v56:
==> flow/design.v (excerpt) <==
module unified_computing_system (
    input      [15:0] d_a,           
    input      [15:0] d_b,           
    input      [1:0]  op_code,       
    input             clk,
    input             rstn,
    input             en_a,           
    input             en_b,           
    input             en_result,      
    input             cin,            
    input             bin,            
    output reg [31:0] result,         
    output reg [15:0] remainder,      
    output reg        cout,           
    output reg        bout,           
    output reg        overflow_flag,  
    output reg        error_flag      
);
Size: ~3100 cells after synthesis, roughly 84 flip-flops, about 93 I/O pins, about 21000 µm² of cells after synthesis.
make LEC_CHECK=0 ABC_AREA=1 CAP_MARGIN=20 CELL_PAD_IN_SITES_DETAIL_PLACEMENT=0 CELL_PAD_IN_SITES_GLOBAL_PLACEMENT=1 CORE_ASPECT_RATIO=0.54 CORE_MARGIN=4 CORE_UTILIZATION=41 MAX_ROUTING_LAYER=met5 PLACE_DENSITY_LB_ADDON=0.06 SLEW_MARGIN=20 finish   # period 26.0 ns
run.sh (not shown) runs the stock make flow with config.mk's settings and CLKGATE_MAP_FILE=.
### v56 -> v29
==> flow/config.mk <==
export PLATFORM = sky130hd
export DESIGN_NAME = unified_computing_system
export DESIGN_NICKNAME = unified_computing_system
export VERILOG_FILES = /design/flow/design.v
export SDC_FILE = /design/flow/constraint.sdc
export NUM_CORES = 4
export LEC_CHECK = 0
export ABC_AREA = 1
export CAP_MARGIN = 0
export CORE_MARGIN = 2
export CORE_UTILIZATION = 60
export GPL_ROUTABILITY_DRIVEN = 0
export HOLD_SLACK_MARGIN = 0.02
export SETUP_SLACK_MARGIN = 5.0
export SLEW_MARGIN = 5
export TNS_END_PERCENT = 95
Results
- | initial core utilization | v29 vs v56 | 19 points higher |
- Compared with v56, v29 shows a lower sequential cell area share.
- Between v29 and v56, it is v29 whose maximum clock rate is lower, by 0.00049 GHz.
- From v56 to v29 the numbers moved as follows: global-route track usage on met2 now larger, worst hold-check slack comparable, half-perimeter wire length after placement now smaller, combined global-route utilization of all metal layers now larger.
- v56 -> v29: area fraction in and, or, nand and nor cells after synthesis delta 0, exact match
- When the final numbers for v56 and v29 were put side by side, the via count turned out to be greater in v29.
The following lists how v45 was set up differently from v29:
==> flow/config.mk <==
export PLATFORM = sky130hd
export DESIGN_NAME = unified_computing_system
export DESIGN_NICKNAME = unified_computing_system
export VERILOG_FILES = /design/flow/design.v
export SDC_FILE = /design/flow/constraint.sdc
export NUM_CORES = 4
export LEC_CHECK = 0
export CAP_MARGIN = 20
export CORE_MARGIN = 2
export CORE_UTILIZATION = 68
export PLACE_DENSITY_LB_ADDON = 0.07
export SLEW_MARGIN = 20
export TNS_END_PERCENT = 5
Notes after the runs:
The final report for v45 shows a completed flow and a layout that fails verification, specifically negative setup slack. Status: number of max-slew violations in the final report parity (v29, v45). v45 vs v29, capturing instance or port of the critical path: remainder[4] vs remainder[15]. | via count | v45 vs v29 | better |. Re clock buffer count: v45 is 1 down on v29. On post-CTS clock slew at the launch and capture registers of the worst setup and hold paths, v45 and v29 are basically level. v29 has higher depth of the worst hold-timing path than v45. Chip area line of the yosys report went down by a few percent going from v29 to v45.
[inputs] v46 vs v45
-- flow/config.mk --
<<< v45, line 7
export LEC_CHECK = 0
export CAP_MARGIN = 20
export CORE_MARGIN = 2
export CORE_UTILIZATION = 68
export PLACE_DENSITY_LB_ADDON = 0.07
export SLEW_MARGIN = 20
export TNS_END_PERCENT = 5
>>> v46, line 7
export LEC_CHECK = 0
export ABC_AREA = 1
export CAP_MARGIN = 0
export CELL_PAD_IN_SITES_GLOBAL_PLACEMENT = 3
export CORE_MARGIN = 2
export CORE_UTILIZATION = 52
export GPL_ROUTABILITY_DRIVEN = 0
export GPL_TIMING_DRIVEN = 0
export HOLD_SLACK_MARGIN = 0.02
export MAX_ROUTING_LAYER = met4
export PLACE_DENSITY = 0.54
export SETUP_SLACK_MARGIN = 5.0
export SLEW_MARGIN = 5
export TNS_END_PERCENT = 95
[summary]
Run status, v46: aborted in 3_1_place_gp_skip_io, error GPL-0301
From v45 to v46 the numbers moved as follows: number of cells in the yosys synthesis report increased 20%, share of cell area taken by muxes after synthesis decreased 3.3 points, mapped cell area increased about 5%, placeable core region increased 38%, share of synthesized registers carrying an async set or reset essentially unchanged.
v46 vs v45: die size up by more than a quarter
Of v46 and v45, v45 shows the higher proportion of synthesized chip area in sequential cells, with v46 below it.
In v46 the xor/xnor share of the synthesized area turned out 1.6 points lower than in v45.
Comparing v46 and v45, the higher post-synthesis share of cell area spent on and-or and or-and gates is on v45.

Starting RTL as in the previous note.
Settings: LEC_CHECK=0, CAP_MARGIN=20, CELL_PAD_IN_SITES_GLOBAL_PLACEMENT=0, CORE_MARGIN=2, CORE_UTILIZATION=66, GPL_ROUTABILITY_DRIVEN=0, HOLD_SLACK_MARGIN=-0.09, MAX_ROUTING_LAYER=met4, SETUP_SLACK_MARGIN=3.71, SLEW_MARGIN=20, TNS_END_PERCENT=70; clock period 18.7 ns.
The starting point aborted during 5_1_grt.
Next try:
==> flow/config.mk (replaced) <==
export PLATFORM = sky130hd
export DESIGN_NAME = unified_computing_system
export DESIGN_NICKNAME = unified_computing_system
export VERILOG_FILES = /design/flow/design.v
export SDC_FILE = /design/flow/constraint.sdc
export NUM_CORES = 4
export LEC_CHECK = 0
export CAP_MARGIN = 20
export CORE_MARGIN = 2
export CORE_UTILIZATION = 40
export SLEW_MARGIN = 20
==> flow/constraint.sdc (replaced) <==
create_clock -name core_clock -period 25.9 [get_ports {clk}]
set_input_delay 5.1800 -clock core_clock [delete_from_list [all_inputs] [get_ports {clk}]]
set_output_delay 5.1800 -clock core_clock [all_outputs]
set_load 0.01 [all_outputs]
This time the run completed without violations.
Die area came out higher by 63%.
Area after synthesis does not change.
Synthesized cell count is unchanged.
Next try:
--- a/flow/config.mk
+++ b/flow/config.mk
@@ -9,3 +9,3 @@
 export CORE_MARGIN = 2
-export CORE_UTILIZATION = 40
+export CORE_UTILIZATION = 69
 export SLEW_MARGIN = 20
Result: Now the flow finished but failed the layout checks on negative setup slack; worst setup slack degrades by 910 ps; final area is lower by 2.8%; utilization is higher by 35 points; routed wire length is lower by 6.6%.
Next try:
--- a/flow/config.mk
+++ b/flow/config.mk
@@ -10,2 +10,6 @@
 export CORE_UTILIZATION = 69
+export CTS_CLUSTER_DIAMETER = 370
+export CTS_CLUSTER_SIZE = 94
+export PLACE_DENSITY = 0.37
 export SLEW_MARGIN = 20
+export TNS_END_PERCENT = 10
==> flow/constraint.sdc (replaced) <==
create_clock -name core_clock -period 12.7 [get_ports {clk}]
set_input_delay 2.5400 -clock core_clock [delete_from_list [all_inputs] [get_ports {clk}]]
set_output_delay 2.5400 -clock core_clock [all_outputs]
set_load 0.01 [all_outputs]
=>
- Now the flow died in 5_1_grt, error GRT-0232
- synthesized cell count does not change
- die area is unchanged
- area after synthesis does not change
